==> 05-12 <==
==> flow/design.v <==
`timescale 1ns / 1ps
module cordic_sin_cos
(
    input clk,
    input reset_n,
    input i_call,
    input [31:0] i_data,
    output o_done,
    output [31:0] o_cos,
    output [31:0] o_sin
);
cordic_sin_cos_core u_sin_cos (
    .clk     ( clk ),
    .reset_n ( reset_n ),
    .i_call  ( i_call ),
    .i_data  ( i_data ),
    .o_done  ( o_done ),
    .o_cos   ( o_cos ),
    .o_sin   ( o_sin )
);
endmodule
module cordic_sin_cos_core(
    clk,
    reset_n,
    i_call,
    i_data,
    o_done,
    o_cos,
    o_sin
);
     input clk;
     input reset_n;
	 input i_call; 
	 input signed [31:0] i_data;
	 output o_done;
	 output signed [31:0] o_cos;
	 output signed [31:0] o_sin;	 
	 function [31:0] atan;
	    input [3:0] idx;
	    case( idx )
	       4'd0: atan = 32'd2949120;  4'd1: atan = 32'd1740992;  4'd2: atan = 32'd919872;  4'd3: atan = 32'd466944;
	       4'd4: atan = 32'd234368;   4'd5: atan = 32'd117312;   4'd6: atan = 32'd58688;   4'd7: atan = 32'd29312;
	       4'd8: atan = 32'd14656;    4'd9: atan = 32'd7360;     4'd10: atan = 32'd3648;   4'd11: atan = 32'd1856;
	       4'd12: atan = 32'd896;     4'd13: atan = 32'd448;     4'd14: atan = 32'd256;    default: atan = 32'd128;
	    endcase
	 endfunction
	 reg signed [31:0]x,y,tx,ty,deg,rcos,rsin;
	 reg [7:0]i,seg;
	 reg isdone,isnegcos,isnegsin,isswap;
	 always @ ( posedge clk or negedge reset_n )
	 if( !reset_n )
	 begin
	    { x,y,deg,rcos,rsin } <= { 32'd0,32'd0,32'd0,32'd0,32'd0};
		i <= 8'd0;
		{ isdone,isnegcos,isnegsin,isswap } <= { 1'b0,1'b0,1'b0,1'b0 };
	 end
	 else if( i_call )
	 case( i )       
  	    0:
		begin
		   seg = i_data / 90;
		   if( seg == 0 ) 
		   begin 
		   	  deg <= i_data; 
		   	  isnegcos <= 0; 
		   	  isnegsin <= 0; 
		   	  isswap <= 0; 
		   end
		   else if( seg == 1 ) 
		   begin 
		   	  deg <= i_data - 90; 
		   	  isnegcos <= 1; 
		   	  isnegsin <= 0; 
		   	  isswap <= 1; 
		   end
		   else if( seg == 2 ) 
		   begin 
		   	  deg <= i_data - 180; 
		   	  isnegcos <= 1; 
		   	  isnegsin <= 1; 
		   	  isswap <= 0; 
		   end
		   else if( seg == 3 ) 
		   begin 
		   	  deg <= i_data - 270; 
		   	  isnegcos <= 0; 
		   	  isnegsin <= 1; 
		   	  isswap <= 1;  
		   end 
		   i <= i + 1'b1;
	    end		 
		1:
		begin 
		   x <= 32'd39797; 
		   y <= 32'd0; 
		   deg <= deg << 16; 
		   i <= i + 1'b1; 
		end					 
		2,3,4,5,6,7,8,9,10,11,12,13,14,15,16,17:
		if( deg > 0 )
		begin
		   ty = y >>> i-2;
		   tx = x >>> i-2;
		   x <= x - ty;
		   y <= y + tx;
		   deg <= deg - atan(i-2);
		   i <= i + 1'b1;
		end
		else
		begin
		   ty = y >>> i-2;
		   tx = x >>> i-2;
		   x <= x + ty ;
		   y <= y - tx ;
		   deg <= deg + atan(i-2);
		   i <= i + 1'b1;
		end
		18:
		begin 
		   {rcos,rsin} <= isswap ? { y,x } : { x,y }; 
		   i <= i + 1'b1; 
		end			
		19:
		begin 
		   isdone <= 1'b1; 
		   i <= i + 1'b1; 
		end		
		20:
		begin 
		   isdone <= 1'b0; 
		   i <= 8'd0; 
		end		   
	 endcase
	 assign o_done = isdone;
	 assign o_cos = isnegcos ? -(rcos) : rcos;
	 assign o_sin = isnegsin ? -(rsin) : rsin;
endmodule
==> flow/run.sh <==
#!/bin/bash
# the make line also repeats each setting of config.mk as NAME=value (left out here)
make -C /OpenROAD-flow-scripts/flow DESIGN_CONFIG=/design/flow/config.mk WORK_HOME=/design/flow/orfs CLKGATE_MAP_FILE= finish
==> flow/config.mk <==
export PLATFORM = sky130hd
export DESIGN_NAME = cordic_sin_cos
export DESIGN_NICKNAME = cordic_sin_cos
export VERILOG_FILES = /design/flow/design.v
export SDC_FILE = /design/flow/constraint.sdc
export NUM_CORES = 4
export LEC_CHECK = 0
export ABC_AREA = 1
export CAP_MARGIN = 40
export CORE_ASPECT_RATIO = 1.42
export CORE_MARGIN = 2
export CORE_UTILIZATION = 72
export CTS_CLUSTER_SIZE = 98
export PLACE_DENSITY = 0.43
export SLEW_MARGIN = 20
export TNS_END_PERCENT = 10
==> flow/constraint.sdc <==
create_clock -name core_clock -period 16.2 [get_ports {clk}]
set_input_delay 3.2400 -clock core_clock [delete_from_list [all_inputs] [get_ports {clk}]]
set_output_delay 3.2400 -clock core_clock [all_outputs]
set_load 0.01 [all_outputs]
==> inputs of 11-28, as changes to 05-12 <==
Settings changed: CAP_MARGIN 40 to 20, CELL_PAD_IN_SITES_DETAIL_PLACEMENT set to 0, CORE_ASPECT_RATIO 1.42 to unset, CTS_CLUSTER_SIZE 98 to 14, GPL_TIMING_DRIVEN set to 1, HOLD_SLACK_MARGIN set to 0.3, PLACE_DENSITY 0.43 to unset, PLACE_DENSITY_LB_ADDON set to 0.11, SETUP_SLACK_MARGIN set to 0.45, TNS_END_PERCENT 10 to unset.
==> flow/constraint.sdc (replaced) <==
create_clock -name core_clock -period 15.8 [get_ports {clk}]
set_input_delay 3.1600 -clock core_clock [delete_from_list [all_inputs] [get_ports {clk}]]
set_output_delay 3.1600 -clock core_clock [all_outputs]
set_load 0.01 [all_outputs]
==> inputs of 08-14, as changes to 05-12 <==
Settings changed: ABC_AREA 1 to unset, CAP_MARGIN 40 to 20, CORE_ASPECT_RATIO 1.42 to unset, CORE_UTILIZATION 72 to 40, CTS_CLUSTER_SIZE 98 to unset, PLACE_DENSITY 0.43 to unset, TNS_END_PERCENT 10 to unset.
==> flow/constraint.sdc (replaced) <==
create_clock -name core_clock -period 29.1 [get_ports {clk}]
set_input_delay 5.8200 -clock core_clock [delete_from_list [all_inputs] [get_ports {clk}]]
set_output_delay 5.8200 -clock core_clock [all_outputs]
set_load 0.01 [all_outputs]
==> inputs of 09-02, as changes to 05-12 <==
Settings changed: ABC_AREA 1 to unset, CAP_MARGIN 40 to 0, CORE_ASPECT_RATIO 1.42 to 0.5, CTS_CLUSTER_SIZE 98 to unset, PLACE_DENSITY 0.43 to unset, SETUP_SLACK_MARGIN set to -2.0, TNS_END_PERCENT 10 to unset.
==> flow/constraint.sdc (replaced) <==
create_clock -name core_clock -period 30.0 [get_ports {clk}]
set_input_delay 6.0000 -clock core_clock [delete_from_list [all_inputs] [get_ports {clk}]]
set_output_delay 6.0000 -clock core_clock [all_outputs]
set_load 0.01 [all_outputs]
==> summary of the runs <==
05-12 ran to the end with violations: capacitance limit, slew limit, setup timing. 11-28 stopped in global routing (5_1_grt). 08-14 completed without violations. 09-02 completed and failed the layout checks on setup timing. The highest sequential share of layout area belongs to 09-02, the lowest to 05-12. Routed wire length: 08-14 < 09-02 < 05-12. The highest core utilization belongs to 05-12, the lowest to 08-14. Non-clock buffer count, lowest first: 09-02, 08-14, 05-12. Hold slack, lowest first: 05-12, 08-14, 09-02. In sequential cell count, 05-12 and 09-02 do not differ. Between 08-14 and 11-28, the lower synthesized cell count is in 08-14 (gap about 14%, measured against 11-28). The highest cell count belongs to 05-12, the lowest to 09-02. Against 05-12, the critical path depth of 09-02 is lower by 83. In 09-02 the register-to-register slack is higher than in 08-14, by 110 ps.
